## flow/run.sh

```bash
#!/bin/bash
# the make line also repeats each setting of config.mk as NAME=value (left out here)
make -C /OpenROAD-flow-scripts/flow DESIGN_CONFIG=/design/flow/config.mk WORK_HOME=/design/flow/orfs CLKGATE_MAP_FILE= finish
```

## flow/config.mk

```make
export PLATFORM = sky130hd
export DESIGN_NAME = system
export DESIGN_NICKNAME = system
export VERILOG_FILES = /design/flow/design.v
export SDC_FILE = /design/flow/constraint.sdc
export NUM_CORES = 4
export LEC_CHECK = 0
export CAP_MARGIN = 20
export CORE_MARGIN = 2
export CORE_UTILIZATION = 20
export SLEW_MARGIN = 20
```

## flow/constraint.sdc

```tcl
create_clock -name core_clock -period 5.79 [get_ports {aclk}]
set_input_delay 1.1580 -clock core_clock [delete_from_list [all_inputs] [get_ports {aclk}]]
set_output_delay 1.1580 -clock core_clock [all_outputs]
set_load 0.01 [all_outputs]
```

## flow/design.v

```verilog
`timescale 1ns / 1ps
module scrambler
 #(parameter WIDTH = 32,
   parameter SEED = 7'b1111111)
  (input aclk,
   input aresetn,
   input [WIDTH-1:0] s_axis_tdata,
   input [3:0] s_axis_tuser,
   input s_axis_tvalid,
   output s_axis_tready,
   input s_axis_tlast,
   output reg [WIDTH-1:0] m_axis_tdata,
   output reg [3:0] m_axis_tuser,
   output reg m_axis_tvalid,
   input m_axis_tready,
   output reg m_axis_tlast);
  localparam TAIL_MASK = {{7{1'b0}}, {(WIDTH-7){1'b1}}};
  wire axis_tready_int = m_axis_tready;
  assign s_axis_tready = axis_tready_int;
  wire m_handshake = m_axis_tvalid && axis_tready_int;
  wire s_handshake = s_axis_tvalid && axis_tready_int;
  reg [6:0] lfsr;
  wire [WIDTH-1:0] fb;
  genvar i;
  generate
    for (i = 0; i < WIDTH; i = i + 1) begin : gen_feedback
      if (i < 4)
        assign fb[i] = lfsr[i+3] ^ lfsr[i];
      else if (i < 7)
        assign fb[i] = lfsr[i] ^ fb[i-4];
      else
        assign fb[i] = fb[i-7] ^ fb[i-4];
    end
  endgenerate
  always @(posedge aclk)
    if (~aresetn) begin
      m_axis_tdata <= {WIDTH{1'b0}};
      m_axis_tuser <= 4'h0;
      m_axis_tlast <= 1'b0;
      m_axis_tvalid <= 1'b0;
    end
    else if (s_handshake) begin
      if (s_axis_tlast)
        m_axis_tdata <= (s_axis_tdata ^ fb) & TAIL_MASK;
      else
        m_axis_tdata <= s_axis_tdata ^ fb;
      m_axis_tuser <= s_axis_tuser;
      m_axis_tlast <= s_axis_tlast;
      m_axis_tvalid <= 1'b1;
    end
    else if (m_handshake)
      m_axis_tvalid <= 1'b0;
  always @(posedge aclk)
    if (~aresetn)
      lfsr <= SEED;
    else if (s_handshake)
      lfsr <= fb[WIDTH-1:WIDTH-7];
endmodule
`timescale 1ns / 1ps
module encoder
 #(parameter WIDTH = 24)
  (input aclk,
   input aresetn,
   input [WIDTH-1:0] s_axis_tdata,
   input [3:0] s_axis_tuser,
   input s_axis_tvalid,
   output s_axis_tready,
   input s_axis_tlast,
   output reg [2*WIDTH-1:0] m_axis_tdata,
   output reg [3:0] m_axis_tuser,
   output reg m_axis_tvalid,
   input m_axis_tready,
   output reg m_axis_tlast);
  localparam HISTSIZE = 6;
  wire axis_tready_int = m_axis_tready;
  assign s_axis_tready = axis_tready_int;
  wire m_handshake = m_axis_tvalid && axis_tready_int;
  wire s_handshake = s_axis_tvalid && axis_tready_int;
  reg [2*WIDTH-1:0] m_axis_tdata_int;
  wire [WIDTH-1:0] g0;
  wire [WIDTH-1:0] g1;
  wire [2*WIDTH-1:0] hr;
  wire [2*WIDTH-1:0] tfr;
  wire [2*WIDTH-1:0] ttr;
  reg [HISTSIZE-1:0] history;
  wire [WIDTH+HISTSIZE-1:0] operand = {s_axis_tdata, history};
  genvar i;
  generate
    for (i = 0; i < WIDTH; i = i + 1) begin : gen_poly
      assign g0[i] = operand[i+6] ^ operand[i+4] ^ operand[i+3] ^ operand[i+1] ^ operand[i];
      assign g1[i] = g0[i] ^ operand[i+5] ^ operand[i+1];
    end
    for (i = 0; i < 2*WIDTH-1; i = i + 2) begin : gen_half_rate
      assign hr[i]   = g0[i/2];
      assign hr[i+1] = g1[i/2];
    end
    for (i = 0; i < 3*WIDTH/2-2; i = i + 3) begin : gen_two_thirds
      assign ttr[i]   = g0[2*(i/3)];
      assign ttr[i+1] = g1[2*(i/3)];
      assign ttr[i+2] = g0[2*(i/3)+1];
    end
    for (i = 0; i < 4*WIDTH/3-3; i = i + 4) begin : gen_three_fourths
      assign tfr[i]   = g0[i-i/4];
      assign tfr[i+1] = g1[i-i/4];
      assign tfr[i+2] = g0[i-i/4+1];
      assign tfr[i+3] = g1[i-i/4+2];
    end
  endgenerate
  assign ttr[2*WIDTH-1:3*WIDTH/2] = 0;
  assign tfr[2*WIDTH-1:4*WIDTH/3] = 0;
  always @*
    case (s_axis_tuser)
      4'b1111, 4'b0111, 4'b1011, 4'b0011:
        m_axis_tdata_int = tfr;
      4'b0001:
        m_axis_tdata_int = ttr;
      default:
        m_axis_tdata_int = hr;
    endcase
  always @(posedge aclk)
    if (~aresetn) begin
      m_axis_tdata <= {2*WIDTH{1'b0}};
      m_axis_tuser <= 4'h0;
      m_axis_tlast <= 1'b0;
      m_axis_tvalid <= 1'b0;
    end
    else if (s_handshake) begin
      m_axis_tdata <= m_axis_tdata_int;
      m_axis_tuser <= s_axis_tuser;
      m_axis_tlast <= s_axis_tlast;
      m_axis_tvalid <= 1'b1;
    end
    else if (m_handshake)
      m_axis_tvalid <= 1'b0;
  always @(posedge aclk)
    if (~aresetn)
      history <= {HISTSIZE{1'b0}};
    else if (s_handshake)
      history <= s_axis_tdata[WIDTH-1:WIDTH-HISTSIZE];
endmodule
`timescale 1ns / 1ps
module system
  #(parameter WIDTH = 24)
   (input aclk,
    input aresetn,
    input [WIDTH-1:0] s_axis_tdata,
    input s_axis_tvalid,
    output s_axis_tready,
    input s_axis_tlast,
    input [3:0] s_axis_tuser,
    output [2*WIDTH-1:0] m_axis_tdata,
    output m_axis_tvalid,
    input m_axis_tready,
    output m_axis_tlast,
    output [3:0] m_axis_tuser);
    localparam SEED = 7'b1011101;
    wire [WIDTH-1:0] s2e_tdata;
    wire s2e_tvalid;
    wire s2e_tready;
    wire s2e_tlast;
    wire [3:0] s2e_tuser;
    scrambler #(.WIDTH(WIDTH), .SEED(SEED)) scrambler_i(
        .aclk(aclk),
        .aresetn(aresetn),
        .s_axis_tdata(s_axis_tdata),
        .s_axis_tvalid(s_axis_tvalid),
        .s_axis_tready(s_axis_tready),
        .s_axis_tuser(s_axis_tuser),
        .s_axis_tlast(s_axis_tlast),
        .m_axis_tdata(s2e_tdata),
        .m_axis_tvalid(s2e_tvalid),
        .m_axis_tready(s2e_tready),
        .m_axis_tuser(s2e_tuser),
        .m_axis_tlast(s2e_tlast)
    );
    encoder #(.WIDTH(WIDTH)) encoder_i(
        .aclk(aclk),
        .aresetn(aresetn),
        .s_axis_tdata(s2e_tdata),
        .s_axis_tvalid(s2e_tvalid),
        .s_axis_tready(s2e_tready),
        .s_axis_tuser(s2e_tuser),
        .s_axis_tlast(s2e_tlast),
        .m_axis_tdata(m_axis_tdata),
        .m_axis_tvalid(m_axis_tvalid),
        .m_axis_tready(m_axis_tready),
        .m_axis_tuser(m_axis_tuser),
        .m_axis_tlast(m_axis_tlast)
    );
endmodule
```

==> results.ini, run 1 <==
[critical_path]
r2r.worst_path.cells=4
critical_path_depth=2
cp-endpoint=s_axis_tready
cp_top_family=buffers and inverters
critical_path_class=input pin to output port
crit_slowest_cell=clkdlybuf4s50_1
cp.required_ps=4630
cp_slowest_stage_delay_ps=610
r2r_end=encoder_i.m_axis_tdata[16]
endpoint_kind=output port
r2r_slack_ps=3490
crit_chain=clkdlybuf4s50_1 -> clkdlybuf4s50_1
path_max_fanout=8
reg2reg_from=scrambler_i.m_axis_tdata[10]
startpoint=m_axis_tready
critPathBufInv=2
cpMostUsedCell=clkdlybuf4s50_1
startpoint_type=input pin
arrival_ps=2350

[timing]
fin_crit_sh_pct=60.65
slew-limit-headroom_pct=39.93
layout_setup_ws_ps=2278
fmax_mhz=284.8
post-route-min-period_ps=3512
rsz0062_at_grt=no
hold_viol_final=0
slew_viol_final=0
tns_ps=0
worst_pin_slew_ps=898.8
setup_viol=0
whs_ps=457.9
finClkSkew_ps=12.66

[placed_design]
io_buffers=87
place_ws_ps=2062
dp_hpwl_um=13660
gp_congestion=0.8034

[logic_synthesis]
synth.avg_cell_area_sq_um=9.887
ff_type=dfxtp_1
yosysUniqueCellTypes=50
top_cell_area_share_pct=32.04
synth.cellmix.simpleShare_pct=10.18
synth_adder_area_share_pct=0
ys_top_logic_family=XOR/XNOR gates
ys_top_cells_by_area=dfxtp_1, xnor3_1, xnor2_1, nand2_1, a21oi_1
ys_warn_count=2
synthArstFlopShare_pct=0
fp_nets=646
most_common_cell=dfxtp_1
muxShareOfSynthArea_pct=0.1652
synth_xor_xnor_area_share_pct=34.27
ys_cells=613
ys_seq_elements=97
syn_area_sq_um=6061
top_area_cell=dfxtp_1
top_cells_by_count=dfxtp_1, nand2_1, a21oi_1
yosysSeqAreaShare_pct=32.04
edf_count=0
syn-instance-count=613
synthAoiAreaFrac_pct=17.82
ys_area_sq_um=6061

[worst_hold_path]
hold_end=encoder_i.m_axis_tuser[0]
min_path_cells=2
hold_path_startpoint=encoder_i.m_axis_tuser[0]
min-delay-path-class=register to register

[cells_and_area]
comb_area_sq_um=3796
num-nets-final=683
fillers=3152
final-seq-area_sq_um=1942
syn2layout_area_growth_pct=23.02

[outcome]
status=finished clean

[global_route]
antenna_found_initial=1
grt_pass1_wl_um=27860
grt_pass1_vias=4557
track_usage_pct=11.74
overflow=0
grt_start_max_net_pins=56

[power]
p_leak_nw=2.825
intPower_mw=1.385
vdd_drop_max_mv=0.1556
pwr-share-comb_pct=33.9
clk-power_mw=0.581
pg_seq_mw=0.774
p_per_area_nw_per_um2=274.9
top_power_group=sequential cells
powerComb_mw=0.695
switching_share_pct=32.44
clockPowerShare_pct=28.3
power_frac_seq_pct=37.8
p_sw_mw=0.6647

[floorplanning]
io_pins=88
chipWidth_um=178.1
rows=63
chipHeight_um=178.1
core_area_sq_um=29720
initial_core_util_pct=20.39
die_area_sq_um=31710

[clocking]
cts_setup_buffers=0
cts.clk_slew.worst_paths_ps=70
clkSinkCount=97
cts_tree=yes
cts_max_path_buffers=2
cts_resized=0
cts_buffers=9
insertion_delay_ps=360
clock-root-buffer=clkbuf_16
hold_buffers=0
h-tree-depth=3

[routing]
drcViolationCount=0
dr.pass1.iters=5
wl_met2_um=8035
ant_nets=0
finalWirelength_um=18480
viasPerCell=4.453
dr_total_vias=4658
routed-wl-met3_um=1185
top_layer=met4
drt-wirelength-per-cell_um=17.66
drt_iter0_markers=493
met1_length_um=9063

[run]
maxCapViolations=0
warning_count=26

[cell type report]
cell class	count	share of cell area [%]
antenna	1	0.03356
clock buffer	13	3.491
clock inverter	3	0.3356
inverter	1	0.05034
multi-input combinational	445	50.91
sequential	97	26.04
tap	390	6.545
timing repair buffer	96	12.59
[routing by layer]
| layer | global-route usage [%] | up-vias |
|---|---|---|
| met5 | 0 | - |
| met4 | 2.766 | 0 |
| met3 | 2.899 | 12 |
| met2 | 17.31 | 150 |
| met1 | 17.06 | 2265 |
| li1 | - | 2231 |
[metrics by stage]
| step | total power [mW] | area, sq um | std cells | util (%) |
|---|---|---|---|---|
| after global routing | 2.134 | 7453 | 1045 | 25.08 |
| after CTS | 2.060 | 7450 | 1045 | 25.07 |
| after detailed placement | 1.473 | 7164 | 1029 | 24.11 |
| final | 2.049 | 7456 | 1046 | 25.09 |
| after floorplan | 1.288 | 6061 | 613 | - |
| after global placement | 1.474 | 7164 | 1029 | 24.11 |
==> run 2, diff against run 1 <==
- CORE_UTILIZATION: 20 -> 40
- clock period: 5.79 -> 4.01 ns (I/O delays scaled with it)
==> run 2 against run 1 <==
Against the previous run:
- clock power is 43% higher
- wire length is 12% lower
- total power is 43% higher
- final area is 3.5% lower
- utilization is 24 points higher
- largest cell class unchanged
- non-clock buffer count stayed put
- sequential cell count stayed put
- synthesized area stayed put
- via count is 0.77% lower
- global-route usage is 9.2 points higher
- combinational power is 44% higher
- hold slack worse by 8.2 ps
==> results.ini, run 2 <==
[logic_synthesis]
synth_xor_xnor_area_share_pct=34.27  ; unchanged
fp_nets=646  ; unchanged
ys_warn_count=2  ; unchanged
syn-instance-count=613  ; unchanged
synth_adder_area_share_pct=0  ; unchanged
ys_top_logic_family=XOR/XNOR gates
top_cell_area_share_pct=32.04  ; unchanged
ys_top_cells_by_area=dfxtp_1, xnor3_1, xnor2_1, nand2_1, a21oi_1
top_area_cell=dfxtp_1
muxShareOfSynthArea_pct=0.1652  ; unchanged
ys_cells=613  ; unchanged
ys_area_sq_um=6061  ; unchanged
edf_count=0  ; unchanged
ff_type=dfxtp_1
top_cells_by_count=dfxtp_1, nand2_1, a21oi_1
yosysSeqAreaShare_pct=32.04  ; unchanged
synthArstFlopShare_pct=0  ; unchanged
synth.cellmix.simpleShare_pct=10.18  ; unchanged
yosysUniqueCellTypes=50  ; unchanged
synth.avg_cell_area_sq_um=9.887  ; unchanged
most_common_cell=dfxtp_1
syn_area_sq_um=6061  ; unchanged
synthAoiAreaFrac_pct=17.82  ; unchanged
ys_seq_elements=97  ; unchanged

[timing]
slew-limit-headroom_pct=39.56  ; -0.37 points
worst_pin_slew_ps=906.6  ; +7.751 ps
rsz0062_at_grt=no
finClkSkew_ps=9.427  ; -3.235 ps
hold_viol_final=0  ; unchanged
setup_viol=0  ; unchanged
fin_crit_sh_pct=69.54  ; +8.9 points
tns_ps=0  ; unchanged
post-route-min-period_ps=2789
layout_setup_ws_ps=1221  ; -1057 ps
fmax_mhz=358.6
slew_viol_final=0  ; unchanged

[power]
top_power_group=sequential cells
p_sw_mw=0.9587  ; +44%
p_per_area_nw_per_um2=408.6  ; +49%
clockPowerShare_pct=28.2  ; about the same
switching_share_pct=32.60  ; +0.17 points
clk-power_mw=0.828  ; +43%
pwr-share-comb_pct=34.0  ; about the same
pg_seq_mw=1.11  ; +43%
vdd_drop_max_mv=0.2840  ; +83%
powerComb_mw=1.00  ; +44%
intPower_mw=1.982  ; +43%
power_frac_seq_pct=37.8  ; about the same
p_leak_nw=2.838  ; +0.48%

[critical_path]
arrival_ps=1990  ; -360 ps
endpoint_kind=output port
reg2reg_from=scrambler_i.m_axis_tuser[1]
critPathBufInv=2  ; unchanged
cp-endpoint=s_axis_tready
startpoint=m_axis_tready
crit_chain=clkdlybuf4s50_1 -> clkdlybuf4s50_1
path_max_fanout=8  ; unchanged
critical_path_depth=2  ; unchanged
cp_top_family=buffers and inverters
cpMostUsedCell=clkdlybuf4s50_1
startpoint_type=input pin
crit_slowest_cell=clkdlybuf4s50_1
r2r_end=encoder_i.m_axis_tdata[29]
cp_slowest_stage_delay_ps=600  ; about the same
r2r.worst_path.cells=4  ; unchanged
r2r_slack_ps=1900  ; -1590 ps
critical_path_class=input pin to output port
cp.required_ps=3210  ; -1420 ps

[worst_hold_path]
hold_path_startpoint=encoder_i.m_axis_tdata[39]
min_path_cells=2  ; unchanged
hold_end=encoder_i.m_axis_tdata[39]
min-delay-path-class=register to register

[global_route]
track_usage_pct=20.90  ; +9.2 points
grt_pass1_vias=4743  ; +4.1%
grt_pass1_wl_um=26270  ; -5.7%
overflow=0  ; unchanged
grt_start_max_net_pins=63  ; +13%
antenna_found_initial=1  ; unchanged

[routing]
drcViolationCount=0  ; unchanged
finalWirelength_um=16340  ; -12%
dr_total_vias=4622  ; -0.77%
antenna_cells=0  ; -1
viasPerCell=5.509  ; +24%
drt-wirelength-per-cell_um=19.47  ; +10%
dr.pass1.iters=6  ; +1
drt_iter0_markers=402  ; -18%
ant_nets=0  ; unchanged

[run]
maxCapViolations=0  ; unchanged
warning_count=26  ; unchanged

[clocking]
cts_resized=0  ; unchanged
clkSinkCount=97  ; unchanged
insertion_delay_ps=360  ; about the same
hold_buffers=0  ; unchanged
cts.clk_slew.worst_paths_ps=70  ; about the same
cts_tree=yes
h-tree-depth=3  ; unchanged
cts_buffers=9  ; unchanged
cts_max_path_buffers=2  ; unchanged
cts_setup_buffers=0  ; unchanged
clock-root-buffer=clkbuf_16

[placed_design]
io_buffers=87  ; unchanged
gp_congestion=0.8420  ; +4.8%
place_ws_ps=1210  ; -851.3 ps
dp_hpwl_um=11560  ; -15%
dpl_cell_area_sq_um=6917  ; -3.5%

[floorplanning]
chipWidth_um=127.1  ; -29%
core_area_sq_um=14640  ; -51%
chipHeight_um=127.1  ; -29%
io_pins=88  ; unchanged
initial_core_util_pct=41.39  ; +21 points
die_area_sq_um=16150  ; -49%
rows=44  ; -30%

[cells_and_area]
postLayoutCellArea_sq_um=7197  ; -3.5%
fillers=1346  ; -57%
num-nets-final=683  ; unchanged
syn2layout_area_growth_pct=18.74

[outcome]
status=finished clean

run 2: stage by stage:
step	hold slack (ps)	utilization, %	instances	power (mW)
floorplan	432.1	-	613	1.860
CTS	452.1	49.15	839	2.959
detailed placement	447.4	47.23	823	2.118
global route	480.4	49.15	839	3.076
global placement	447.3	47.23	823	2.119
finish	449.7	49.15	839	2.941
run 2: final cells by class:
| class | instances | area [sq um] | share of cell area, % |
|---|---|---|---|
| well taps | 184 | 230.2 | 3.199 |
| inverters | 1 | 3.754 | 0.05216 |
| clock buffers | 10 | 239.0 | 3.321 |
| flip-flops and latches | 97 | 1942 | 26.98 |
| clock inverters | 6 | 41.29 | 0.5737 |
| multi-input cells | 445 | 3790 | 52.66 |
| repair buffers | 96 | 950.9 | 13.21 |
run 2: metal layers:
metal  GRT usage (%)  vias up  share of wire, %
met3           5.235       20               5.7
li1                -     2226                 -
met2           31.66      159                45
met1           29.80     2217                48
met5               0        -                 0
met4           5.947        0               1.8
==> run 3, diff against run 2 <==
- ABC_AREA: default -> 1
- CORE_UTILIZATION: 40 -> 68
- clock period: 4.01 -> 3.25 ns (I/O delays scaled with it)
==> run 3 against run 2 <==
Against the previous run:
- synthesized area up 1.5%
- via count rose by 32%
- clock power is 3.9% lower
- register-to-register slack worse by 1200 ps
- total power grew 15%
- non-clock buffer count fell by 3
- synthesized cell count increased by 45%
- critical path type is now register to register
- sequential power grew 23%
- die size decreased by 39%
- sequential share of layout area rose by 0.27 points
- count of clock-buffer cells in the layout did not move
- first-iteration DRC count up 12%
==> results.ini, run 3 <==
[routing]
drt-wirelength-per-cell_um=16.22  ; -17%
drt_iter0_markers=449  ; +12%
antenna_cells=0  ; unchanged
ant_nets=0  ; unchanged
dr_total_vias=6117  ; +32%
finalWirelength_um=17080  ; +4.5%
dr.pass1.iters=5  ; -1
viasPerCell=5.809  ; +5.4%
drcViolationCount=0  ; unchanged

[worst_hold_path]
min_path_cells=2  ; unchanged
hold_end=encoder_i.m_axis_tdata[37]
hold_path_startpoint=encoder_i.m_axis_tdata[37]
min-delay-path-class=register to register

[logic_synthesis]
syn_area_sq_um=6153  ; +1.5%
syn-instance-count=888  ; +45%
ys_top_logic_family=simple AND/OR/NAND/NOR gates
synthAoiAreaFrac_pct=13.70  ; -4.1 points
ys_seq_elements=97  ; unchanged
most_common_cell=nand2_1
ff_type=dfxtp_1
muxShareOfSynthArea_pct=0  ; -0.17 points
yosysSeqAreaShare_pct=31.56  ; -0.48 points
fp_nets=921  ; +43%
top_cells_by_count=nand2_1, dfxtp_1, inv_1, o21ai_0, nor2_1
synth.avg_cell_area_sq_um=6.930  ; -30%
synth_adder_area_share_pct=0  ; unchanged
synthArstFlopShare_pct=0  ; unchanged
top_area_cell=dfxtp_1
ys_warn_count=2  ; unchanged
edf_count=0  ; unchanged
ys_area_sq_um=6153  ; +1.5%
yosysUniqueCellTypes=35  ; -30%
ys_cells=888  ; +45%
ys_top_cells_by_area=dfxtp_1, nand2_1, xor2_1, o21ai_0, xnor2_1
top_cell_area_share_pct=31.56  ; -0.48 points
synth.cellmix.simpleShare_pct=26.80  ; +17 points
synth_xor_xnor_area_share_pct=18.22  ; -16 points

[critical_path]
crit_slowest_cell=nor2_4
r2r_slack_ps=660  ; -1240 ps
crit_chain=nand2_1 -> inv_1 -> nor2_4 -> nand2_2 -> inv_2 -> a22oi_1 -> o21ai_0 -> nand2_1 -> inv_1
path_max_fanout=20  ; +12
cp_slowest_stage_delay_ps=560  ; -40 ps
arrival_ps=2910  ; +920 ps
critPathBufInv=3  ; +1
r2r_end=encoder_i.m_axis_tdata[32]
endpoint_kind=register
startpoint_type=register
r2r.worst_path.cells=9  ; +5
cp-endpoint=encoder_i.m_axis_tdata[32]
critical_path_depth=9  ; +7
reg2reg_from=scrambler_i.m_axis_tuser[1]
cp.required_ps=3580  ; +370 ps
critical_path_class=register to register
cp_top_family=simple AND/OR/NAND/NOR gates
startpoint=scrambler_i.m_axis_tuser[1]

[timing]
rsz0062_at_grt=no
worst_pin_slew_ps=834.7  ; -71.88 ps
finClkSkew_ps=19.03  ; +9.602 ps
setup_viol=0  ; unchanged
fmax_mhz=386.6
slew_viol_final=0  ; unchanged
hold_viol_final=0  ; unchanged
tns_ps=0  ; unchanged
slew-limit-headroom_pct=44.27  ; +4.7 points
whs_ps=476.2  ; +26.45 ps
fin_crit_sh_pct=79.60  ; +10 points
post-route-min-period_ps=2587

[power]
vdd_drop_max_mv=0.2688  ; -5.3%
powerComb_mw=1.24  ; +24%
p_leak_nw=3.183  ; +12%
intPower_mw=2.038  ; +2.8%
clockPowerShare_pct=23.5  ; -4.7 points
pg_seq_mw=1.36  ; +23%
pwr-share-comb_pct=36.5  ; +2.5 points
p_sw_mw=1.353  ; +41%
p_per_area_nw_per_um2=475.8  ; +16%
top_power_group=sequential cells
power_frac_seq_pct=40.0  ; +2.2 points
clk-power_mw=0.796  ; -3.9%
switching_share_pct=39.90  ; +7.3 points

[placed_design]
dp_hpwl_um=12560  ; +8.7%
io_buffers=87  ; unchanged
gp_congestion=0.9527  ; +13%

[clocking]
clkSinkCount=97  ; unchanged
cts_buffers=9  ; unchanged
hold_buffers=0  ; unchanged
clock-root-buffer=clkbuf_8
cts_tree=yes
cts.clk_slew.worst_paths_ps=100  ; +30 ps
h-tree-depth=3  ; unchanged
insertion_delay_ps=380  ; +20 ps
cts_resized=0  ; unchanged
cts_max_path_buffers=2  ; unchanged
cts_setup_buffers=0  ; unchanged

[global_route]
grt_pass1_wl_um=27700  ; +5.5%
grt_pass1_vias=5805  ; +22%
track_usage_pct=35.38  ; +14 points
antenna_found_initial=0  ; -1
overflow=0  ; unchanged
grt_start_max_net_pins=49  ; -22%

[run]
maxCapViolations=0  ; unchanged
warning_count=28  ; +7.7%

[floorplanning]
die_area_sq_um=9826  ; -39%
io_pins=88  ; unchanged
rows=34  ; -23%
initial_core_util_pct=70.22  ; +29 points
chipHeight_um=99.13  ; -22%
core_area_sq_um=8763  ; -40%
chipWidth_um=99.13  ; -22%

[cells_and_area]
syn2layout_area_growth_pct=15.80
fillers=617  ; -54%
comb_area_sq_um=3613  ; -4.7%
num-nets-final=973  ; +42%
final-seq-area_sq_um=1942  ; unchanged

[outcome]
status=finished clean

## run 3: per-layer routing
| metal | track usage [%] | vias to the layer above | wire length, um |
|---|---|---|---|
| met2 | 60.40 | 348 | 8295 |
| met1 | 44.76 | 2821 | 6552 |
| met3 | 4.708 | 52 | 1628 |
| li1 | - | 2896 | - |
| met5 | 0 | - | 0 |
| met4 | 15.81 | 0 | 600 |
## run 3: stage by stage
step / utilization [%] / instance area [sq um] / setup slack, ps / std cells / total power [mW]
finish: 81.31 / 7126 / 663.1 / 1053 / 3.390
global route: 81.31 / 7126 / 577.7 / 1053 / 3.552
CTS: 81.31 / 7126 / 768.8 / 1053 / 3.365
detailed placement: 79.10 / 6932 / 864.3 / 1037 / 2.583
global placement: 79.10 / 6932 / 883.3 / 1037 / 2.549
floorplan: - / 6153 / 1598 / 888 / 2.251
## run 3: cell type report
cell class	instances	share of cell area [%]
clock inverters	6	0.7902
multi-input cells	653	50.71
flip-flops and latches	97	27.25
well taps	108	1.896
inverters	86	4.565
clock buffers	10	1.932
repair buffers	93	12.85
==> run 4, diff against run 3 <==
- CORE_ASPECT_RATIO: default -> 1.4
- CORE_UTILIZATION: 68 -> 72
- CTS_CLUSTER_DIAMETER: default -> 400
- CTS_CLUSTER_SIZE: default -> 98
- PLACE_DENSITY: default -> 0.38
- SETUP_SLACK_MARGIN: default -> 0.13
- TNS_END_PERCENT: default -> 10
- clock period: 3.25 -> 1.52 ns (I/O delays scaled with it)
==> run 4 against run 3 <==
Against the previous run:
- the flow now stops in clock tree synthesis (4_1_cts)
- synthesized cell count stayed put
- synthesized area stayed put
- die size is 5.2% lower
==> results.ini, run 4 <==
[outcome]
status=did not finish
stop_stage=clock tree synthesis (4_1_cts)
firstError=[ERROR DPL-0038] Utilization greater than 100%, impossible to legalize

[logic_synthesis]
muxShareOfSynthArea_pct=0  ; unchanged
top_cells_by_count=nand2_1, dfxtp_1, inv_1, o21ai_0, nor2_1
ys_top_logic_family=simple AND/OR/NAND/NOR gates
ys_cells=888  ; unchanged
synth.cellmix.simpleShare_pct=26.80  ; unchanged
ys_warn_count=2  ; unchanged
most_common_cell=nand2_1
syn-instance-count=888  ; unchanged
edf_count=0  ; unchanged
yosysSeqAreaShare_pct=31.56  ; unchanged
ys_area_sq_um=6153  ; unchanged
yosysUniqueCellTypes=35  ; unchanged
top_area_cell=dfxtp_1
synthArstFlopShare_pct=0  ; unchanged
ys_top_cells_by_area=dfxtp_1, nand2_1, xor2_1, o21ai_0, xnor2_1
ff_type=dfxtp_1
synth_xor_xnor_area_share_pct=18.22  ; unchanged
top_cell_area_share_pct=31.56  ; unchanged
synth_adder_area_share_pct=0  ; unchanged
syn_area_sq_um=6153  ; unchanged
ys_seq_elements=97  ; unchanged
synth.avg_cell_area_sq_um=6.930  ; unchanged
fp_nets=921  ; unchanged
synthAoiAreaFrac_pct=13.70  ; unchanged

[floorplanning]
rows=39  ; +15%
chipWidth_um=82.13  ; -17%
initial_core_util_pct=74.62  ; +4.4 points
die_area_sq_um=9312  ; -5.2%
core_area_sq_um=8247  ; -5.9%
io_pins=88  ; unchanged
chipHeight_um=113.4  ; +14%

[placed_design]
dpl_cell_area_sq_um=7886  ; +14%
place_ws_ps=-379.5  ; -1244 ps
dp_hpwl_um=18430  ; +47%
gp_congestion=1.030  ; +8.1%
io_buffers=87  ; unchanged

[run 4: metrics by stage]
step	utilization [%]	power, mW	cells	hold slack, ps
3_5_place_dp	95.63	6.262	1142	456.0
3_3_place_gp	95.63	5.938	1142	448.3
2_1_floorplan	-	4.861	888	439.1
==> run 5, diff against run 4 <==
- CORE_ASPECT_RATIO: 1.4 -> 0.5
- CTS_CLUSTER_DIAMETER: 400 -> 378
- CTS_CLUSTER_SIZE: 98 -> 93
- PLACE_DENSITY: 0.38 -> 0.37
- SETUP_SLACK_MARGIN: 0.13 -> 0.61
- SLEW_MARGIN: 20 -> 35
- TNS_END_PERCENT: 10 -> 5
- clock period: 1.52 -> 2.07 ns (I/O delays scaled with it)
==> run 5 against run 4 <==
Against the previous run:
- the flow stops in global routing (5_1_grt)
- synthesized cell count is the same
- synthesized area is the same
- die size grew 0.37%
==> results.ini, run 5 <==
[logic_synthesis]
ys_top_cells_by_area=dfxtp_1, nand2_1, xor2_1, o21ai_0, xnor2_1
ys_seq_elements=97  ; unchanged
ff_type=dfxtp_1
synth_adder_area_share_pct=0  ; unchanged
fp_nets=921  ; unchanged
muxShareOfSynthArea_pct=0  ; unchanged
most_common_cell=nand2_1
ys_top_logic_family=simple AND/OR/NAND/NOR gates
synth.avg_cell_area_sq_um=6.930  ; unchanged
syn_area_sq_um=6153  ; unchanged
yosysUniqueCellTypes=35  ; unchanged
top_cell_area_share_pct=31.56  ; unchanged
edf_count=0  ; unchanged
synth_xor_xnor_area_share_pct=18.22  ; unchanged
syn-instance-count=888  ; unchanged
yosysSeqAreaShare_pct=31.56  ; unchanged
synthAoiAreaFrac_pct=13.70  ; unchanged
top_area_cell=dfxtp_1
synth.cellmix.simpleShare_pct=26.80  ; unchanged
ys_cells=888  ; unchanged
top_cells_by_count=nand2_1, dfxtp_1, inv_1, o21ai_0, nor2_1
ys_warn_count=2  ; unchanged
ys_area_sq_um=6153  ; unchanged
synthArstFlopShare_pct=0  ; unchanged

[clocking]
cts_max_path_buffers=2
h-tree-depth=3
clock-root-buffer=clkbuf_16
hold_buffers=0
cts_buffers=9
clkSinkCount=97

[outcome]
firstError=[ERROR DPL-0038] Utilization greater than 100%, impossible to legalize
stop_stage=global routing (5_1_grt)
status=did not finish

[floorplanning]
core_area_sq_um=8144  ; -1.2%
chipWidth_um=134.7  ; +64%
io_pins=88  ; unchanged
rows=23  ; -41%
die_area_sq_um=9347  ; +0.37%
initial_core_util_pct=75.56  ; +0.94 points
chipHeight_um=69.37  ; -39%

[placed_design]
dpl_cell_area_sq_um=7182  ; -8.9%
io_buffers=87  ; unchanged
dp_cells=1066  ; -6.7%
dp_hpwl_um=13970  ; -24%
gp_congestion=1.061  ; +3.0%
place_ws_ps=65.03  ; +444.5 ps

run 5: timing repair:
item | in CTS
gates cloned | 0
gates resized | 91
buffers inserted | 17
pin swaps | 7
setup endpoints to repair | 132
hold endpoints to repair | 0
run 5: through the flow:
step,power (mW),hold WS (ps)
4_1_cts,6.212,468.5
3_5_place_dp,4.152,457.2
3_3_place_gp,4.060,448.8
2_1_floorplan,3.537,439.1
==> run 6, diff against run 5 <==
- CAP_MARGIN: 20 -> 40
- CORE_ASPECT_RATIO: 0.5 -> default
- CTS_CLUSTER_DIAMETER: 378 -> default
- CTS_CLUSTER_SIZE: 93 -> default
- PLACE_DENSITY: 0.37 -> 0.68
- SETUP_SLACK_MARGIN: 0.61 -> default
- SLEW_MARGIN: 35 -> 20
- TNS_END_PERCENT: 5 -> default
- clock period: 2.07 -> 2.52 ns (I/O delays scaled with it)
==> run 6 against run 5 <==
Against the previous run:
- now clean on timing, DRC and antenna
- die size shrank 0.48%
- synthesized area is the same
- synthesized cell count is the same
==> results.ini, run 6 <==
[logic_synthesis]
yosysSeqAreaShare_pct=31.56  ; unchanged
ff_type=dfxtp_1
edf_count=0  ; unchanged
synthAoiAreaFrac_pct=13.70  ; unchanged
synth.avg_cell_area_sq_um=6.930  ; unchanged
synth_xor_xnor_area_share_pct=18.22  ; unchanged
ys_cells=888  ; unchanged
fp_nets=921  ; unchanged
most_common_cell=nand2_1
ys_area_sq_um=6153  ; unchanged
ys_warn_count=2  ; unchanged
synth_adder_area_share_pct=0  ; unchanged
muxShareOfSynthArea_pct=0  ; unchanged
yosysUniqueCellTypes=35  ; unchanged
syn_area_sq_um=6153  ; unchanged
ys_seq_elements=97  ; unchanged
syn-instance-count=888  ; unchanged
top_cells_by_count=nand2_1, dfxtp_1, inv_1, o21ai_0, nor2_1
top_area_cell=dfxtp_1
top_cell_area_share_pct=31.56  ; unchanged
synthArstFlopShare_pct=0  ; unchanged
ys_top_cells_by_area=dfxtp_1, nand2_1, xor2_1, o21ai_0, xnor2_1
synth.cellmix.simpleShare_pct=26.80  ; unchanged
ys_top_logic_family=simple AND/OR/NAND/NOR gates

[routing]
drcViolationCount=0
drt-wirelength-per-cell_um=17.30
ant_nets=0
antenna_cells=0
dr.pass1.iters=8
finalWirelength_um=18250
drt_iter0_markers=619
viasPerCell=6.046
dr_total_vias=6379

[clocking]
cts.clk_slew.worst_paths_ps=110
insertion_delay_ps=390
cts_setup_buffers=0  ; -17
clkSinkCount=97  ; unchanged
h-tree-depth=3  ; unchanged
hold_buffers=0  ; unchanged
clock-root-buffer=clkbuf_8
cts_resized=0  ; -100%
cts_buffers=9  ; unchanged
cts_max_path_buffers=2  ; unchanged
cts_tree=yes

[power]
switching_share_pct=40.75
power_frac_seq_pct=39.4
pg_seq_mw=1.76
top_power_group=sequential cells
p_leak_nw=3.225
clk-power_mw=1.04
clockPowerShare_pct=23.4
pwr-share-comb_pct=37.2
vdd_drop_max_mv=0.3723
p_sw_mw=1.816
powerComb_mw=1.66
p_per_area_nw_per_um2=618.1
intPower_mw=2.640
finalPower_mw=4.456

[critical_path]
cp_top_family=simple AND/OR/NAND/NOR gates
r2r_end=encoder_i.m_axis_tdata[7]
r2r.worst_path.cells=9
crit_chain=xor2_1 -> nand2_1 -> nand2_1 -> xor2_1 -> nand2_1 -> nand3_1 -> nand2_1 -> nor2_1 -> nor2_1
cpMostUsedCell=nand2_1
cp_slowest_stage_delay_ps=660
endpoint_kind=register
arrival_ps=2410
r2r_slack_ps=400
startpoint_type=register
critical_path_class=register to register
cp.required_ps=2810
reg2reg_from=scrambler_i.m_axis_tdata[2]
path_max_fanout=8
critical_path_depth=9
critPathBufInv=0
crit_slowest_cell=dfxtp_1
startpoint=scrambler_i.m_axis_tdata[2]
cp-endpoint=encoder_i.m_axis_tdata[7]

[outcome]
status=finished clean

[cells_and_area]
num-nets-final=978
syn2layout_area_growth_pct=17.16

[floorplanning]
rows=33  ; +43%
chipWidth_um=96.45  ; -28%
chipHeight_um=96.45  ; +39%
die_area_sq_um=9302  ; -0.48%
core_area_sq_um=8258  ; +1.4%
io_pins=88  ; unchanged
initial_core_util_pct=74.52  ; -1.0 points

[timing]
rsz0062_at_grt=no
worst_pin_slew_ps=513.4
slew_viol_final=0
fin_crit_sh_pct=84.20
fmax_mhz=471.3
slew-limit-headroom_pct=65.65
tns_ps=0
finClkSkew_ps=16.60
setup_viol=0
hold_viol_final=0
post-route-min-period_ps=2122

[global_route]
use_met3_pct=10.55
overflow=0
grt_pass1_vias=5909
grt_util_met2_pct=66.32
track_usage_pct=40.69
antenna_found_initial=0
grt_start_max_net_pins=49
met1_usage_pct=49.41
grt_pass1_wl_um=28740
top_usage_layer=met2

[placed_design]
io_buffers=87  ; unchanged
dp_hpwl_um=13130  ; -6.0%
gp_congestion=0.9550  ; -10%

[worst_hold_path]
min-delay-path-class=register to register
min_path_cells=2
hold_end=encoder_i.m_axis_tdata[45]
hold_path_startpoint=encoder_i.m_axis_tdata[45]

[run]
maxCapViolations=0
warning_count=28

==> run 6: area by class of cell <==
cell class                      count  area (sq um)
Clock inverter                      6         56.30
Clock buffer                       10         137.6
Timing Repair Buffer               98          1003
Tap cell                          105         131.4
Sequential cell                    97          1942
Multi-Input combinational cell    653          3613
Fill cell                         487          1049
Inverter                           86         325.3
==> run 6: metal layers <==
metal | vias to the layer above | share of wire [%]
met5 | - | 0
met4 | 0 | 5.5
met2 | 430 | 47
li1 | 2908 | -
met3 | 110 | 11
met1 | 2931 | 36
==> run 6: through the flow <==
step           instances  setup WS, ps  instance area [sq um]  util, %  hold WS, ps
2_1_floorplan        888          1014                   6153        -        439.1
3_3_place_gp        1039         447.3                   7015    84.95        447.7
3_5_place_dp        1039         387.8                   7015    84.95        458.8
4_1_cts             1055         430.5                   7209    87.30        477.5
5_1_grt             1055         282.1                   7209    87.30        490.6
6_report            1055         398.2                   7209    87.30        474.6
==> run 7, diff against run 6 <==
- CTS_CLUSTER_DIAMETER: default -> 333
- CTS_CLUSTER_SIZE: default -> 69
- clock period: 2.52 -> 2.13 ns (I/O delays scaled with it)
==> run 7 against run 6 <==
Against the previous run:
- final area up 0.33%
- still clean
- combinational power increased by about 20%
- critical path type is now input pin to output port
- register-to-register slack got worse by 220 ps
- via count shrank 0.13%
- first-iteration DRC count is 0.65% higher
- global-route usage down 0.72 points
- sequential cell count unchanged
- synthesized area stayed put
==> results.ini, run 7 <==
[placed_design]
gp_congestion=0.9699  ; +1.6%
dp_hpwl_um=13330  ; +1.5%
io_buffers=87  ; unchanged
place_ws_ps=80.66  ; -307.2 ps

[routing]
viasPerCell=5.988  ; -0.97%
drt_iter0_markers=623  ; +0.65%
dr.pass1.iters=8  ; unchanged
finalWirelength_um=18120  ; -0.70%
drt-wirelength-per-cell_um=17.03  ; -1.5%
ant_nets=0  ; unchanged
antenna_cells=0  ; unchanged
drcViolationCount=0  ; unchanged
dr_total_vias=6371  ; -0.13%

[run]
warning_count=28  ; unchanged
maxCapViolations=0  ; unchanged

[logic_synthesis]
syn_area_sq_um=6153  ; unchanged
synthArstFlopShare_pct=0  ; unchanged
most_common_cell=nand2_1
edf_count=0  ; unchanged
ff_type=dfxtp_1
ys_cells=888  ; unchanged
yosysSeqAreaShare_pct=31.56  ; unchanged
synthAoiAreaFrac_pct=13.70  ; unchanged
synth_adder_area_share_pct=0  ; unchanged
synth.cellmix.simpleShare_pct=26.80  ; unchanged
ys_area_sq_um=6153  ; unchanged
synth_xor_xnor_area_share_pct=18.22  ; unchanged
synth.avg_cell_area_sq_um=6.930  ; unchanged
top_cells_by_count=nand2_1, dfxtp_1, inv_1, o21ai_0, nor2_1
syn-instance-count=888  ; unchanged
top_cell_area_share_pct=31.56  ; unchanged
ys_seq_elements=97  ; unchanged
top_area_cell=dfxtp_1
muxShareOfSynthArea_pct=0  ; unchanged
fp_nets=921  ; unchanged
ys_warn_count=2  ; unchanged
ys_top_cells_by_area=dfxtp_1, nand2_1, xor2_1, o21ai_0, xnor2_1
ys_top_logic_family=simple AND/OR/NAND/NOR gates
yosysUniqueCellTypes=35  ; unchanged

[worst_hold_path]
min_path_cells=2  ; unchanged
hold_path_startpoint=scrambler_i.m_axis_tvalid
min-delay-path-class=register to register
hold_end=scrambler_i.m_axis_tvalid

[power]
pg_seq_mw=2.07  ; +18%
intPower_mw=3.089  ; +17%
power_frac_seq_pct=39.6  ; +0.2 points
p_per_area_nw_per_um2=720.6  ; +17%
pwr-share-comb_pct=38.2  ; +1.0 points
powerComb_mw=1.99  ; +20%
switching_share_pct=40.74  ; about the same
p_sw_mw=2.123  ; +17%
clockPowerShare_pct=22.1  ; -1.3 points
top_power_group=sequential cells
p_leak_nw=3.244  ; +0.59%
clk-power_mw=1.15  ; +10%
vdd_drop_max_mv=0.4173  ; +12%

[critical_path]
critical_path_depth=2  ; -7
cpMostUsedCell=clkdlybuf4s50_1
cp-endpoint=s_axis_tready
r2r_end=encoder_i.m_axis_tdata[15]
startpoint_type=input pin
arrival_ps=1530  ; -880 ps
r2r_slack_ps=180  ; -220 ps
crit_chain=clkdlybuf4s50_1 -> clkdlybuf4s50_1
crit_slowest_cell=clkdlybuf4s50_1
reg2reg_from=scrambler_i.m_axis_tdata[10]
cp.required_ps=1700  ; -1110 ps
cp_top_family=buffers and inverters
critical_path_class=input pin to output port
startpoint=m_axis_tready
r2r.worst_path.cells=9  ; unchanged
endpoint_kind=output port
critPathBufInv=2  ; +2
path_max_fanout=4  ; -4
cp_slowest_stage_delay_ps=570  ; -90 ps

[floorplanning]
core_area_sq_um=8258  ; unchanged
chipHeight_um=96.45  ; unchanged
die_area_sq_um=9302  ; unchanged
initial_core_util_pct=74.52  ; unchanged
rows=33  ; unchanged
io_pins=88  ; unchanged
chipWidth_um=96.45  ; unchanged

[timing]
worst_pin_slew_ps=559.0  ; +45.51 ps
slew_viol_final=0  ; unchanged
slew-limit-headroom_pct=62.61  ; -3.0 points
layout_setup_ws_ps=171.9  ; -226.3 ps
hold_viol_final=0  ; unchanged
tns_ps=0  ; unchanged
finClkSkew_ps=13.09  ; -3.509 ps
rsz0062_at_grt=no
setup_viol=0  ; unchanged
whs_ps=468.3  ; -6.290 ps
fmax_mhz=510.7
fin_crit_sh_pct=91.93  ; +7.7 points
post-route-min-period_ps=1958

[clocking]
cts_buffers=9  ; unchanged
cts.clk_slew.worst_paths_ps=110  ; about the same
cts_setup_buffers=0  ; unchanged
clkSinkCount=97  ; unchanged
cts_max_path_buffers=2  ; unchanged
clock-root-buffer=clkbuf_8
h-tree-depth=3  ; unchanged
insertion_delay_ps=380  ; about the same
cts_tree=yes

[cells_and_area]
num-nets-final=987  ; +0.92%
syn2layout_area_growth_pct=17.55

[global_route]
track_usage_pct=39.97  ; -0.72 points
grt_pass1_wl_um=28430  ; -1.1%
grt_start_max_net_pins=36  ; -27%
overflow=0  ; unchanged
grt_pass1_vias=6025  ; +2.0%
antenna_found_initial=0  ; unchanged

[outcome]
status=finished clean

==> run 7: timing repair <==
action | CTS | global route
gates resized | 0 | 1
setup endpoints to repair | 0 | 1
hold buffers | 0 | 0
==> run 7: area by class of cell <==
type                       count  area, sq um
clock inverter                 6        52.55
multi-input combinational    653         3621
inverter                      86        325.3
timing repair buffer         107         1033
fill                         474         1025
sequential                    97         1942
clock buffer                  10        127.6
tap                          105        131.4
==> run 7: metrics by stage <==
stage / util, % / cell area, sq um / power [mW] / instances
after floorplan: - / 6153 / 3.435 / 888
after global placement: 85.32 / 7046 / 3.919 / 1048
after detailed placement: 85.32 / 7046 / 3.989 / 1048
after CTS: 87.50 / 7226 / 5.110 / 1064
after global routing: 87.59 / 7233 / 5.433 / 1064
final: 87.59 / 7233 / 5.212 / 1064
==> run 7: layer usage <==
| metal | GRT usage (%) | up-vias | share of wire, % |
|---|---|---|---|
| li1 | - | 2932 | - |
| met1 | 46.41 | 2909 | 37 |
| met2 | 67.77 | 435 | 48 |
| met3 | 10.16 | 95 | 11 |
| met4 | 21.13 | 0 | 4.0 |
| met5 | 0 | - | 0 |
==> run 8, diff against run 7 <==
- CTS_CLUSTER_DIAMETER: 333 -> 81
- CTS_CLUSTER_SIZE: 69 -> default
- PLACE_DENSITY: 0.68 -> 0.35
- clock period: 2.13 -> 2.39 ns (I/O delays scaled with it)
==> run 8 against run 7 <==
Against the previous run:
- still clean
- global-route usage is 0.34 points higher
- clock skew is 4.2 ps lower
- via count is 0.78% higher
- sequential cell count stayed put
- critical path depth is 7 higher
- synthesized cell count stayed put
- final cell count is 0.66% lower
- count of clock-buffer cells in the layout stayed put
- first-iteration DRC count is 23% higher
- register-to-register slack better by 30 ps
- total power is 9.9% lower
- combinational power is 12% lower
- critical endpoint is now encoder_i.m_axis_tdata[32]
- largest cell class unchanged
- highest routed layer unchanged
==> results.ini, run 8 <==
[outcome]
status=finished clean

[floorplanning]
io_pins=88  ; unchanged
rows=33  ; unchanged
core_area_sq_um=8258  ; unchanged
initial_core_util_pct=74.52  ; unchanged
chipHeight_um=96.45  ; unchanged
die_area_sq_um=9302  ; unchanged
chipWidth_um=96.45  ; unchanged

[logic_synthesis]
yosysUniqueCellTypes=35  ; unchanged
top_area_cell=dfxtp_1
top_cells_by_count=nand2_1, dfxtp_1, inv_1, o21ai_0, nor2_1
fp_nets=921  ; unchanged
ys_warn_count=2  ; unchanged
ff_type=dfxtp_1
synthArstFlopShare_pct=0  ; unchanged
ys_cells=888  ; unchanged
edf_count=0  ; unchanged
ys_area_sq_um=6153  ; unchanged
syn_area_sq_um=6153  ; unchanged
top_cell_area_share_pct=31.56  ; unchanged
muxShareOfSynthArea_pct=0  ; unchanged
synth.cellmix.simpleShare_pct=26.80  ; unchanged
ys_top_logic_family=simple AND/OR/NAND/NOR gates
synth_xor_xnor_area_share_pct=18.22  ; unchanged
synth_adder_area_share_pct=0  ; unchanged
most_common_cell=nand2_1
ys_top_cells_by_area=dfxtp_1, nand2_1, xor2_1, o21ai_0, xnor2_1
synth.avg_cell_area_sq_um=6.930  ; unchanged
syn-instance-count=888  ; unchanged
synthAoiAreaFrac_pct=13.70  ; unchanged
ys_seq_elements=97  ; unchanged
yosysSeqAreaShare_pct=31.56  ; unchanged

[routing]
finalWirelength_um=18250  ; +0.72%
dr_total_vias=6421  ; +0.78%
drt-wirelength-per-cell_um=17.27  ; +1.4%
drt_iter0_markers=768  ; +23%
dr.pass1.iters=6  ; -2
viasPerCell=6.075  ; +1.5%
drcViolationCount=0  ; unchanged
antenna_cells=0  ; unchanged
ant_nets=0  ; unchanged

[power]
clockPowerShare_pct=23.3  ; +1.2 points
pwr-share-comb_pct=37.5  ; -0.7 points
intPower_mw=2.784  ; -9.9%
switching_share_pct=40.70  ; -0.045 points
top_power_group=sequential cells
powerComb_mw=1.76  ; -12%
p_leak_nw=3.229  ; -0.47%
p_per_area_nw_per_um2=652.1  ; -9.5%
vdd_drop_max_mv=0.3778  ; -9.5%
power_frac_seq_pct=39.3  ; -0.3 points
pg_seq_mw=1.84  ; -11%
clk-power_mw=1.09  ; -5%
finalPower_mw=4.694  ; -9.9%
p_sw_mw=1.910  ; -10%

[critical_path]
cp_top_family=simple AND/OR/NAND/NOR gates
cp.required_ps=2730  ; +1030 ps
r2r.worst_path.cells=9  ; unchanged
crit_slowest_cell=nor2_4
reg2reg_from=scrambler_i.m_axis_tuser[1]
endpoint_kind=register
startpoint=scrambler_i.m_axis_tuser[1]
cp_slowest_stage_delay_ps=420  ; -150 ps
critPathBufInv=3  ; +1
critical_path_depth=9  ; +7
r2r_end=encoder_i.m_axis_tdata[32]
cp-endpoint=encoder_i.m_axis_tdata[32]
critical_path_class=register to register
path_max_fanout=19  ; +15
arrival_ps=2510  ; +980 ps
crit_chain=nand2_1 -> inv_1 -> nor2_4 -> nand2_2 -> inv_2 -> a22oi_1 -> o21ai_0 -> nand2_1 -> inv_1
startpoint_type=register
r2r_slack_ps=210  ; +30 ps

[cells_and_area]
utilization_pct=87.17  ; -0.42 points
fillers=479  ; +1.1%
num-nets-final=980  ; -0.71%
syn2layout_area_growth_pct=16.98
stdcell_count=1057  ; -0.66%

[timing]
setup_viol=0  ; unchanged
slew-limit-headroom_pct=66.36  ; +3.7 points
tns_ps=0  ; unchanged
rsz0062_at_grt=no
fin_crit_sh_pct=91.13  ; -0.80 points
worst_pin_slew_ps=503.9  ; -55.01 ps
whs_ps=483.5  ; +15.19 ps
finClkSkew_ps=8.932  ; -4.158 ps
fmax_mhz=459.2
post-route-min-period_ps=2178
hold_viol_final=0  ; unchanged
slew_viol_final=0  ; unchanged

[clocking]
hold_buffers=0  ; unchanged
cts_resized=0  ; unchanged
clkSinkCount=97  ; unchanged
cts_buffers=9  ; unchanged
cts_max_path_buffers=2  ; unchanged
cts_setup_buffers=0  ; unchanged
clock-root-buffer=clkbuf_8
cts.clk_slew.worst_paths_ps=100  ; about the same
cts_tree=yes
h-tree-depth=3  ; unchanged
insertion_delay_ps=380  ; about the same

[run]
maxCapViolations=0  ; unchanged
warning_count=28  ; unchanged

[global_route]
grt_pass1_wl_um=28850  ; +1.5%
grt_start_max_net_pins=44  ; +22%
grt_pass1_vias=6035  ; +0.17%
antenna_found_initial=0  ; unchanged
overflow=0  ; unchanged
track_usage_pct=40.32  ; +0.34 points

[worst_hold_path]
min_path_cells=2  ; unchanged
hold_path_startpoint=encoder_i.m_axis_tdata[40]
min-delay-path-class=register to register
hold_end=encoder_i.m_axis_tdata[40]

[placed_design]
dp_hpwl_um=13180  ; -1.1%
dp_cells=1041  ; -0.67%
gp_congestion=0.9622  ; -0.79%
io_buffers=87  ; unchanged

[run 8: area by class of cell]
| cell class | count | area (sq um) | share of cell area (%) |
|---|---|---|---|
| Multi-Input combinational cell | 653 | 3613 | 50.20 |
| Sequential cell | 97 | 1942 | 26.98 |
| Timing Repair Buffer | 100 | 993.5 | 13.80 |
| Inverter | 86 | 325.3 | 4.519 |
| Clock buffer | 10 | 137.6 | 1.912 |
| Tap cell | 105 | 131.4 | 1.825 |
| Clock inverter | 6 | 55.05 | 0.7648 |
[run 8: per-stage QoR]
stage          area, sq um  setup WS (ps)
4_1_cts               7198          297.1
6_report              7198          212.1
2_1_floorplan         6153          910.0
5_1_grt               7198          147.1
3_5_place_dp          7005          287.2
3_3_place_gp          7005          352.0
[run 8: per-layer routing]
| metal | vias up | GRT usage, % | wire length (um) |
|---|---|---|---|
| met5 | - | 0 | 0 |
| met4 | 0 | 21.60 | 921 |
| met3 | 110 | 5.663 | 1798 |
| met2 | 474 | 68.29 | 8919 |
| met1 | 2929 | 49.66 | 6611 |
| li1 | 2908 | - | - |
==> run 9, diff against run 8 <==
- ABC_AREA: 1 -> default
- CAP_MARGIN: 40 -> 20
- CORE_UTILIZATION: 72 -> 66
- CTS_CLUSTER_DIAMETER: 81 -> default
- PLACE_DENSITY: 0.35 -> default
- clock period: 2.39 -> 3.15 ns (I/O delays scaled with it)
==> run 9 against run 8 <==
Against the previous run:
- die size grew 7.1%
- sequential share of layout area up 0.49 points
- synthesized area fell by 1.5%
- critical path type is now input pin to output port
==> results.ini, run 9 <==
[clocking]
cts_max_path_buffers=2  ; unchanged
insertion_delay_ps=370  ; about the same
cts_tree=yes
hold_buffers=0  ; unchanged
h-tree-depth=3  ; unchanged
clock-root-buffer=clkbuf_8
cts_resized=0  ; unchanged
cts_buffers=9  ; unchanged
cts.clk_slew.worst_paths_ps=110  ; about the same
clkSinkCount=97  ; unchanged
cts_setup_buffers=0  ; unchanged

[critical_path]
critPathBufInv=2  ; -1
cp_slowest_stage_delay_ps=590  ; +170 ps
cp_top_family=buffers and inverters
crit_chain=clkdlybuf4s50_1 -> clkdlybuf4s50_1
critical_path_class=input pin to output port
r2r_end=encoder_i.m_axis_tdata[19]
endpoint_kind=output port
startpoint_type=input pin
startpoint=m_axis_tready
reg2reg_from=scrambler_i.m_axis_tdata[14]
path_max_fanout=8  ; -11
r2r_slack_ps=1040  ; +830 ps
critical_path_depth=2  ; -7
cp.required_ps=2520  ; -210 ps
crit_slowest_cell=clkdlybuf4s50_1
r2r.worst_path.cells=4  ; -5
cp-endpoint=s_axis_tready
cpMostUsedCell=clkdlybuf4s50_1
arrival_ps=1800  ; -710 ps

[routing]
ant_nets=0  ; unchanged
drt-wirelength-per-cell_um=20.68  ; +20%
top_layer=met4
antenna_cells=0  ; unchanged
wl_met2_um=7545  ; -15%
dr.pass1.iters=7  ; +1
drcViolationCount=0  ; unchanged
finalWirelength_um=15930  ; -13%
viasPerCell=6.308  ; +3.8%
met1_length_um=6653  ; +0.64%
dr_total_vias=4857  ; -24%
routed-wl-met3_um=1438  ; -20%
drt_iter0_markers=422  ; -45%

[power]
pg_seq_mw=1.41  ; -23%
top_power_group=sequential cells
pwr-share-comb_pct=36.7  ; -0.8 points
p_per_area_nw_per_um2=499.6  ; -23%
vdd_drop_max_mv=0.2596  ; -31%
p_leak_nw=2.828  ; -12%
switching_share_pct=34.92  ; -5.8 points
power_frac_seq_pct=40.0  ; +0.7 points
clk-power_mw=0.822  ; -25%
p_sw_mw=1.234  ; -35%
powerComb_mw=1.30  ; -26%
clockPowerShare_pct=23.3  ; about the same
intPower_mw=2.299  ; -17%

[logic_synthesis]
top_cells_by_count=dfxtp_1, nand2_1, a21oi_1
synth_xor_xnor_area_share_pct=34.27  ; +16 points
synth.avg_cell_area_sq_um=9.887  ; +43%
top_cell_area_share_pct=32.04  ; +0.48 points
syn-instance-count=613  ; -31%
ys_area_sq_um=6061  ; -1.5%
synthArstFlopShare_pct=0  ; unchanged
yosysSeqAreaShare_pct=32.04  ; +0.48 points
most_common_cell=dfxtp_1
ys_top_logic_family=XOR/XNOR gates
synthAoiAreaFrac_pct=17.82  ; +4.1 points
muxShareOfSynthArea_pct=0.1652  ; +0.17 points
ys_cells=613  ; -31%
ys_warn_count=2  ; unchanged
ys_top_cells_by_area=dfxtp_1, xnor3_1, xnor2_1, nand2_1, a21oi_1
edf_count=0  ; unchanged
synth_adder_area_share_pct=0  ; unchanged
ys_seq_elements=97  ; unchanged
synth.cellmix.simpleShare_pct=10.18  ; -17 points
ff_type=dfxtp_1
syn_area_sq_um=6061  ; -1.5%
fp_nets=646  ; -30%
yosysUniqueCellTypes=50  ; +43%
top_area_cell=dfxtp_1

[timing]
setup_viol=0  ; unchanged
finClkSkew_ps=8.547  ; -0.3854 ps
worst_pin_slew_ps=862.3  ; +358.3 ps
rsz0062_at_grt=no
slew-limit-headroom_pct=42.38  ; -24 points
whs_ps=457.7  ; -25.76 ps
layout_setup_ws_ps=719.5  ; +507.4 ps
hold_viol_final=0  ; unchanged
fin_crit_sh_pct=77.16  ; -14 points
tns_ps=0  ; unchanged
fmax_mhz=411.4
post-route-min-period_ps=2431
slew_viol_final=0  ; unchanged

[run]
maxCapViolations=0  ; unchanged
warning_count=28  ; unchanged

[placed_design]
dpl_cell_area_sq_um=6874  ; -1.9%
gp_congestion=1.012  ; +5.2%
dp_hpwl_um=11520  ; -13%
place_ws_ps=651.4  ; +364.1 ps
io_buffers=87  ; unchanged

[global_route]
antenna_found_initial=0  ; unchanged
grt_pass1_wl_um=24850  ; -14%
track_usage_pct=32.40  ; -7.9 points
grt_start_max_net_pins=40  ; -9.1%
overflow=0  ; unchanged
grt_pass1_vias=4698  ; -22%

[worst_hold_path]
hold_end=encoder_i.m_axis_tuser[2]
min-delay-path-class=register to register
hold_path_startpoint=encoder_i.m_axis_tuser[2]
min_path_cells=2  ; unchanged

[floorplanning]
initial_core_util_pct=68.83  ; -5.7 points
chipWidth_um=99.83  ; +3.5%
chipHeight_um=99.83  ; +3.5%
core_area_sq_um=8806  ; +6.6%
die_area_sq_um=9966  ; +7.1%
rows=34  ; +3.0%
io_pins=88  ; unchanged

[outcome]
status=finished clean

[cells_and_area]
utilization_pct=80.29  ; -6.9 points
syn2layout_area_growth_pct=16.66
num-nets-final=690  ; -30%
postLayoutCellArea_sq_um=7071  ; -1.8%

==> run 9: layout make-up <==
cell class,instances,area (sq um)
multi-input combinational,445,3790
sequential,97,1942
fill,603,1735
timing repair buffer,103,1003
clock buffer,10,137.6
tap,108,135.1
clock inverter,6,58.81
inverter,1,3.754
==> run 9: stage by stage <==
stage | power (mW) | instances
after global placement | 2.671 | 754
after CTS | 3.499 | 770
after floorplan | 2.368 | 613
final | 3.532 | 770
after detailed placement | 2.692 | 754
after global routing | 3.656 | 770
==> run 9: per-layer routing <==
| metal | vias to the layer above | global-route usage, % |
|---|---|---|
| met5 | - | 0 |
| met4 | 0 | 9.589 |
| met3 | 32 | 6.058 |
| met2 | 282 | 52.65 |
| met1 | 2297 | 44.76 |
| li1 | 2246 | - |
==> run 10, diff against run 9 <==
- CAP_MARGIN: 20 -> 15
- CELL_PAD_IN_SITES_DETAIL_PLACEMENT: default -> 2
- CORE_ASPECT_RATIO: default -> 0.56
- CORE_MARGIN: 2 -> 4
- CORE_UTILIZATION: 66 -> 40
- HOLD_SLACK_MARGIN: default -> -0.03
- MIN_ROUTING_LAYER: default -> met2
- SETUP_SLACK_MARGIN: default -> 0.11
- clock period: 3.15 -> 4.0 ns (I/O delays scaled with it)
==> run 10 against run 9 <==
Against the previous run:
- hold slack improved by 17 ps
- first-iteration DRC count rose to 3.2 times the previous value
- critical path depth rose by 3
- worst setup slack improved by 360 ps
- combinational power fell by about 10%
- global-route usage rose by 11 points
- sequential cell count did not move
- critical endpoint is now encoder_i.m_axis_tdata[28]
- largest cell class unchanged
- highest routed layer is now met5
==> results.ini, run 10 <==
[clocking]
clock-root-buffer=clkbuf_16
clkSinkCount=97  ; unchanged
insertion_delay_ps=370  ; about the same
cts.clk_slew.worst_paths_ps=80  ; -30 ps
cts_buffers=9  ; unchanged
cts_setup_buffers=0  ; unchanged
cts_max_path_buffers=2  ; unchanged
cts_tree=yes
h-tree-depth=3  ; unchanged
hold_buffers=0  ; unchanged
cts_resized=0  ; unchanged

[global_route]
grt_pass1_vias=8435  ; +80%
overflow=0  ; unchanged
grt_pass1_wl_um=36560  ; +47%
track_usage_pct=42.93  ; +11 points
antenna_found_initial=0  ; unchanged
grt_start_max_net_pins=42  ; +5.0%

[outcome]
status=finished clean

[timing]
tns_ps=0  ; unchanged
rsz0062_at_grt=no
slew-limit-headroom_pct=25.04  ; -17 points
finClkSkew_ps=9.220  ; +0.6732 ps
layout_setup_ws_ps=1084  ; +364.7 ps
post-route-min-period_ps=2916
hold_viol_final=0  ; unchanged
worst_pin_slew_ps=1122  ; +259.4 ps
fin_crit_sh_pct=72.90  ; -4.3 points
fmax_mhz=343.0
slew_viol_final=0  ; unchanged
setup_viol=0  ; unchanged

[power]
power_frac_seq_pct=34.7  ; -5.3 points
pwr-share-comb_pct=34.9  ; -1.8 points
clockPowerShare_pct=30.5  ; +7.2 points
intPower_mw=2.104  ; -8.5%
top_power_group=combinational logic
p_sw_mw=1.183  ; -4.1%
clk-power_mw=1.00  ; +20%
p_per_area_nw_per_um2=452.5  ; -9.4%
switching_share_pct=36.00  ; +1.1 points
pg_seq_mw=1.14  ; -19%
vdd_drop_max_mv=0.1905  ; -27%
powerComb_mw=1.15  ; -10%
p_leak_nw=2.855  ; +0.96%

[placed_design]
place_ws_ps=928.1  ; +276.7 ps
gp_congestion=0.9273  ; -8.4%
io_buffers=87  ; unchanged
dp_hpwl_um=16390  ; +42%
dpl_cell_area_sq_um=6942  ; +0.98%

[routing]
wl_met2_um=11250  ; +49%
routed-wl-met3_um=10450  ; +630%
ant_nets=0  ; unchanged
finalWirelength_um=24600  ; +54%
drt_iter0_markers=1340  ; +220%
drt-wirelength-per-cell_um=28.94  ; +40%
dr_total_vias=7045  ; +45%
viasPerCell=8.288  ; +31%
top_layer=met5
drcViolationCount=0  ; unchanged
dr.pass1.iters=40  ; +33
met1_length_um=0  ; -100%

[critical_path]
critical_path_depth=5  ; +3
r2r_slack_ps=1330  ; +290 ps
reg2reg_from=scrambler_i.m_axis_tuser[1]
cp.required_ps=4270  ; +1750 ps
cp_top_family=buffers and inverters
endpoint_kind=register
crit_slowest_cell=nand2_1
arrival_ps=3180  ; +1380 ps
cp_slowest_stage_delay_ps=640  ; +50 ps
path_max_fanout=31  ; +23
cp-endpoint=encoder_i.m_axis_tdata[28]
critPathBufInv=2  ; unchanged
r2r.worst_path.cells=4  ; unchanged
startpoint_type=input pin
r2r_end=encoder_i.m_axis_tdata[27]
critical_path_class=input pin to register
startpoint=m_axis_tready
crit_chain=clkdlybuf4s50_1 -> nand2_1 -> buf_4 -> o31a_1 -> o22ai_1

[logic_synthesis]
yosysSeqAreaShare_pct=32.04  ; unchanged
edf_count=0  ; unchanged
ys_top_logic_family=XOR/XNOR gates
muxShareOfSynthArea_pct=0.1652  ; unchanged
top_area_cell=dfxtp_1
most_common_cell=dfxtp_1
ys_cells=613  ; unchanged
syn_area_sq_um=6061  ; unchanged
synth.avg_cell_area_sq_um=9.887  ; unchanged
ff_type=dfxtp_1
ys_top_cells_by_area=dfxtp_1, xnor3_1, xnor2_1, nand2_1, a21oi_1
fp_nets=646  ; unchanged
top_cells_by_count=dfxtp_1, nand2_1, a21oi_1
ys_area_sq_um=6061  ; unchanged
top_cell_area_share_pct=32.04  ; unchanged
yosysUniqueCellTypes=50  ; unchanged
ys_seq_elements=97  ; unchanged
synth_adder_area_share_pct=0  ; unchanged
ys_warn_count=2  ; unchanged
synth_xor_xnor_area_share_pct=34.27  ; unchanged
synth.cellmix.simpleShare_pct=10.18  ; unchanged
syn-instance-count=613  ; unchanged
synthAoiAreaFrac_pct=17.82  ; unchanged
synthArstFlopShare_pct=0  ; unchanged

[worst_hold_path]
hold_path_startpoint=encoder_i.m_axis_tuser[3]
min-delay-path-class=register to register
hold_end=encoder_i.m_axis_tuser[3]
min_path_cells=2  ; unchanged

[floorplanning]
rows=33  ; -2.9%
io_pins=88  ; unchanged
core_area_sq_um=14740  ; +67%
chipHeight_um=100.1  ; +0.29%
chipWidth_um=172.5  ; +73%
initial_core_util_pct=41.12  ; -28 points
die_area_sq_um=17270  ; +73%

[run]
warning_count=26  ; -7.1%
maxCapViolations=0  ; unchanged

[cells_and_area]
final-seq-area_sq_um=1942  ; unchanged
syn2layout_area_growth_pct=19.84
comb_area_sq_um=3790  ; unchanged
fillers=1515  ; +150%
num-nets-final=685  ; -0.72%
postLayoutCellArea_sq_um=7263  ; +2.7%

==> run 10: through the flow <==
stage               utilization, %  instances  power, mW  hold WS (ps)
global placement             47.09        833      2.133         445.3
global route                 49.26        849      3.358         499.9
floorplan                        -        613      1.865         432.1
detailed placement           47.09        833      2.197         457.1
finish                       49.27        850      3.287         474.3
CTS                          49.26        849      3.177         470.8
==> run 10: cell type report <==
class                           count  share of cell area, %
Multi-Input combinational cell    445                  52.18
Sequential cell                    97                  26.74
Timing Repair Buffer               98                  13.30
Tap cell                          192                  3.307
Clock buffer                       10                  3.152
Clock inverter                      6                  1.240
Inverter                            1                0.05168
Antenna cell                        1                0.03445
==> run 10: layer usage <==
layer	vias up	GRT usage, %
li1	2218	-
met1	2223	-
met2	2261	50.51
met3	329	57.65
met4	14	10.39
met5	-	17.10
Power figures rest on the tool's default switching activity, not on a simulated workload.
